==> inputs of umber <==
## IOTDF
module IOTDF( clk, rst, in_en, iot_in, fn_sel, busy, valid, iot_out);
==> flow/config.mk <==
export PLATFORM = sky130hd
export DESIGN_NAME = IOTDF
export DESIGN_NICKNAME = IOTDF
export VERILOG_FILES = /design/flow/design.v
export SDC_FILE = /design/flow/constraint.sdc
export NUM_CORES = 4
export LEC_CHECK = 0
export CAP_MARGIN = 20
export CORE_MARGIN = 2
export CORE_UTILIZATION = 66
export CTS_CLUSTER_SIZE = 54
export HOLD_SLACK_MARGIN = -0.08
export PLACE_DENSITY = 0.6
export SETUP_SLACK_MARGIN = 1.74
export SLEW_MARGIN = 20
export TNS_END_PERCENT = 5
==> flow/constraint.sdc <==
create_clock -name core_clock -period 6.86 [get_ports {clk}]
set_input_delay 1.3720 -clock core_clock [delete_from_list [all_inputs] [get_ports {clk}]]
set_output_delay 1.3720 -clock core_clock [all_outputs]
set_load 0.01 [all_outputs]
run.sh (not shown) runs the stock make flow with config.mk's settings and CLKGATE_MAP_FILE=.
==> zinc (differences from umber) <==
Settings changed: CORE_UTILIZATION 66 to 71, CTS_CLUSTER_SIZE 54 to 13, HOLD_SLACK_MARGIN -0.08 to default, MAX_ROUTING_LAYER from default to met4, PLACE_DENSITY 0.6 to default, PLACE_DENSITY_LB_ADDON from default to 0.25, SETUP_SLACK_MARGIN 1.74 to default, TNS_END_PERCENT 5 to default.
==> flow/constraint.sdc (replaced) <==
create_clock -name core_clock -period 4.37 [get_ports {clk}]
set_input_delay 0.8740 -clock core_clock [delete_from_list [all_inputs] [get_ports {clk}]]
set_output_delay 0.8740 -clock core_clock [all_outputs]
set_load 0.01 [all_outputs]
==> lagoon (differences from umber) <==
Settings changed: CORE_UTILIZATION 66 to 40, CTS_CLUSTER_SIZE 54 to 87, GPL_ROUTABILITY_DRIVEN from default to 0, GPL_TIMING_DRIVEN from default to 0, HOLD_SLACK_MARGIN -0.08 to default, SETUP_SLACK_MARGIN 1.74 to default, TNS_END_PERCENT 5 to default.
==> flow/constraint.sdc (replaced) <==
create_clock -name core_clock -period 10.0 [get_ports {clk}]
set_input_delay 2.0000 -clock core_clock [delete_from_list [all_inputs] [get_ports {clk}]]
set_output_delay 2.0000 -clock core_clock [all_outputs]
set_load 0.01 [all_outputs]
==> impl_metrics.xml <==
<?xml version="1.0" encoding="UTF-8"?>
<metrics>
  <group name="drt">
    <metric name="met3_wirelength" unit="mm">6.113</metric>
    <metric name="dr_total_vias" unit="">23720</metric>
    <metric name="drtPass1Iterations" unit="">7</metric>
  </group>
  <group name="finish">
    <metric name="nFillCells" unit="">8109</metric>
    <metric name="final_design_area_excluding_fillers" unit="um2">40190</metric>
    <metric name="final_net_count" unit="">4141</metric>
    <metric name="area.growth.synth_to_final" unit="%">13.85</metric>
  </group>
  <group name="die">
    <metric name="chip_area" unit="um2">90640</metric>
  </group>
  <group name="critical_path">
    <metric name="worst_ep_arrival_time" unit="ns">5.84</metric>
    <metric name="cp_num_buf_inv" unit="">0</metric>
    <metric name="worst-endpoint-required" unit="ns">10.48</metric>
    <metric name="critical-path-top-delay-family" unit="">XOR/XNOR gates</metric>
  </group>
  <group name="outcome">
    <metric name="outcome" unit="">timing/DRC/antenna clean</metric>
  </group>
  <group name="cts">
    <metric name="post_cts.resized_instances" unit="">0</metric>
  </group>
  <group name="place">
    <metric name="place_worst_setup_slack" unit="ns">4.015</metric>
  </group>
</metrics>
Source of the figures above: lagoon

==> impl_metrics.xml <==
<?xml version="1.0" encoding="UTF-8"?>
<metrics>
  <group name="outcome">
    <metric name="outcome" unit="">timing/DRC/antenna clean</metric>
  </group>
  <group name="drt">
    <metric name="met3_wirelength" unit="mm">5.070</metric>
    <metric name="drtPass1Iterations" unit="">7</metric>
  </group>
  <group name="finish">
    <metric name="area.growth.synth_to_final" unit="%">11.03</metric>
    <metric name="final_design_area_excluding_fillers" unit="um2">39190</metric>
    <metric name="final_net_count" unit="">4079</metric>
    <metric name="nFillCells" unit="">3676</metric>
  </group>
  <group name="critical_path">
    <metric name="worst_ep_arrival_time" unit="ns">5.45</metric>
    <metric name="cp_num_buf_inv" unit="">3</metric>
    <metric name="critical-path-top-delay-family" unit="">adder cells</metric>
    <metric name="worst-endpoint-required" unit="ns">7.39</metric>
  </group>
  <group name="cts">
    <metric name="post_cts.resized_instances" unit="">0</metric>
  </group>
  <group name="place">
    <metric name="place_worst_setup_slack" unit="ns">1.803</metric>
  </group>
</metrics>
Source of the figures above: umber

==> impl_metrics.xml <==
<?xml version="1.0" encoding="UTF-8"?>
<metrics>
  <group name="critical_path">
    <metric name="worst-endpoint-required" unit="ns">4.91</metric>
    <metric name="worst_ep_arrival_time" unit="ns">5.48</metric>
    <metric name="cp_num_buf_inv" unit="">4</metric>
  </group>
  <group name="finish">
    <metric name="final_design_area_excluding_fillers" unit="um2">45330</metric>
  </group>
  <group name="die">
    <metric name="chip_area" unit="um2">51520</metric>
  </group>
  <group name="drt">
    <metric name="drtPass1Iterations" unit="">6</metric>
  </group>
  <group name="final_timing">
    <metric name="final-setup-viol-count" unit="">66</metric>
    <metric name="postLayoutSetupSlackWorst" unit="ns">-0.5713</metric>
  </group>
  <group name="outcome">
    <metric name="checkFailReasons" unit="">negative setup slack</metric>
    <metric name="outcome" unit="">finished with violations</metric>
  </group>
</metrics>
Source of the figures above: zinc


* * *

==> willow <==
IOTDF again, from the RTL that the note above started with.
export LEC_CHECK = 0
export CAP_MARGIN = 20
export CORE_MARGIN = 2
export CORE_UTILIZATION = 71
export CTS_CLUSTER_SIZE = 36
export HOLD_SLACK_MARGIN = -0.1
export MAX_ROUTING_LAYER = met4
export PLACE_DENSITY = 0.94
export SLEW_MARGIN = 20
create_clock -name core_clock -period 4.41 [get_ports {clk}]
==> indigo: changes against willow <==
==> flow/config.mk (replaced) <==
export PLATFORM = sky130hd
export DESIGN_NAME = IOTDF
export DESIGN_NICKNAME = IOTDF
export VERILOG_FILES = /design/flow/design.v
export SDC_FILE = /design/flow/constraint.sdc
export NUM_CORES = 4
export LEC_CHECK = 0
export ABC_AREA = 1
export CAP_MARGIN = 20
export CORE_ASPECT_RATIO = 0.5
export CORE_MARGIN = 8
export CORE_UTILIZATION = 72
export CTS_CLUSTER_DIAMETER = 294
export CTS_CLUSTER_SIZE = 76
export GPL_ROUTABILITY_DRIVEN = 0
export HOLD_SLACK_MARGIN = 0.13
export PLACE_DENSITY = 0.89
export SETUP_SLACK_MARGIN = -0.95
export SLEW_MARGIN = 40
export TNS_END_PERCENT = 5
==> flow/constraint.sdc (replaced) <==
create_clock -name core_clock -period 10.0 [get_ports {clk}]
set_input_delay 2.0000 -clock core_clock [delete_from_list [all_inputs] [get_ports {clk}]]
set_output_delay 2.0000 -clock core_clock [all_outputs]
set_load 0.01 [all_outputs]
==> onyx: changes against willow <==
==> flow/config.mk (replaced) <==
export PLATFORM = sky130hd
export DESIGN_NAME = IOTDF
export DESIGN_NICKNAME = IOTDF
export VERILOG_FILES = /design/flow/design.v
export SDC_FILE = /design/flow/constraint.sdc
export NUM_CORES = 4
export LEC_CHECK = 0
export CAP_MARGIN = 30
export CELL_PAD_IN_SITES_DETAIL_PLACEMENT = 2
export CELL_PAD_IN_SITES_GLOBAL_PLACEMENT = 3
export CORE_MARGIN = 5
export CORE_UTILIZATION = 24
export CTS_CLUSTER_DIAMETER = 304
export PLACE_DENSITY_LB_ADDON = 0.14
export SETUP_SLACK_MARGIN = 0.64
export SLEW_MARGIN = 20
==> flow/constraint.sdc (replaced) <==
create_clock -name core_clock -period 3.17 [get_ports {clk}]
set_input_delay 0.6340 -clock core_clock [delete_from_list [all_inputs] [get_ports {clk}]]
set_output_delay 0.6340 -clock core_clock [all_outputs]
set_load 0.01 [all_outputs]
==> nickel: changes against willow <==
==> flow/config.mk (replaced) <==
export PLATFORM = sky130hd
export DESIGN_NAME = IOTDF
export DESIGN_NICKNAME = IOTDF
export VERILOG_FILES = /design/flow/design.v
export SDC_FILE = /design/flow/constraint.sdc
export NUM_CORES = 4
export LEC_CHECK = 0
export CAP_MARGIN = 20
export CELL_PAD_IN_SITES_DETAIL_PLACEMENT = 1
export CORE_MARGIN = 2
export CORE_UTILIZATION = 30
export CTS_CLUSTER_DIAMETER = 166
export GPL_ROUTABILITY_DRIVEN = 0
export GPL_TIMING_DRIVEN = 0
export SLEW_MARGIN = 20
==> flow/constraint.sdc (replaced) <==
create_clock -name core_clock -period 7.47 [get_ports {clk}]
set_input_delay 1.4940 -clock core_clock [delete_from_list [all_inputs] [get_ports {clk}]]
set_output_delay 1.4940 -clock core_clock [all_outputs]
set_load 0.01 [all_outputs]
==> impl_metrics.ini <==
; generated from flow reports
[sta]
setup-violations-final = 68
fin_ws_ps = -528
final.setup.tns_ps = -10400
period_minus_slack_ps = 4940

[global_routing]
use_met1 = 0.511

[critical_path]
worstSetupEndpointType = flip-flop
startpoint = wait_to[91]
r2r_setup_slack_ps = -530

[routing]
antenna_cells = 10
wl_per_cell_um = 30.0

[layout]
bufAreaShareNonClock = 0.103
signal_buffers = 533

[place]
pre_cts_ws_ps = -240

[status]
status = failed layout checks
so_faults = setup timing
# the run above: willow

==> impl_metrics.ini <==
; generated from flow reports
[status]
status = failed layout checks
so_faults = setup timing

[layout]
signal_buffers = 1114

[place]
pre_cts_ws_ps = -1780

[sta]
final.setup.tns_ps = -119120
setup-violations-final = 123
fin_ws_ps = -1380

[global_routing]
use_met1 = 0.224

[routing]
wl_per_cell_um = 22.3
antenna_cells = 0

[critical_path]
worstSetupEndpointType = flip-flop
# the run above: onyx

==> impl_metrics.ini <==
; generated from flow reports
[layout]
bufAreaShareNonClock = 0.0516
signal_buffers = 231

[sta]
fin_ws_ps = 1790
setup-violations-final = 0
period_minus_slack_ps = 5680

[critical_path]
startpoint = iot_data[125]
worstSetupEndpointType = flip-flop

[status]
status = complete, no violations

[routing]
wl_per_cell_um = 22.4
antenna_cells = 0

[global_routing]
use_met1 = 0.242
# the run above: nickel

==> impl_metrics.ini <==
; generated from flow reports
[status]
status = did not finish
stop_stage = global routing (5_1_grt)

[yosys]
synth_flops = 403
area_leaders = dfrtp_1, fa_1, ha_1
ys_cells = 4016
xor_area_frac = 0.0365
top_logic_kind = adder cells
ys_seq_frac = 0.296
ys_area_sq_um = 36300
synth_cell_type_count = 56
synth.top_cell.area_share = 0.190
yosys_warnings = 1

[place]
dp_hpwl_mm = 82.9
pre_cts_ws_ps = -8830

[clock_network]
cts_max_path_buffers = 3
postCtsSetupBuffers = 6

[floorplan]
die_area_sq_um = 58200
# the run above: indigo

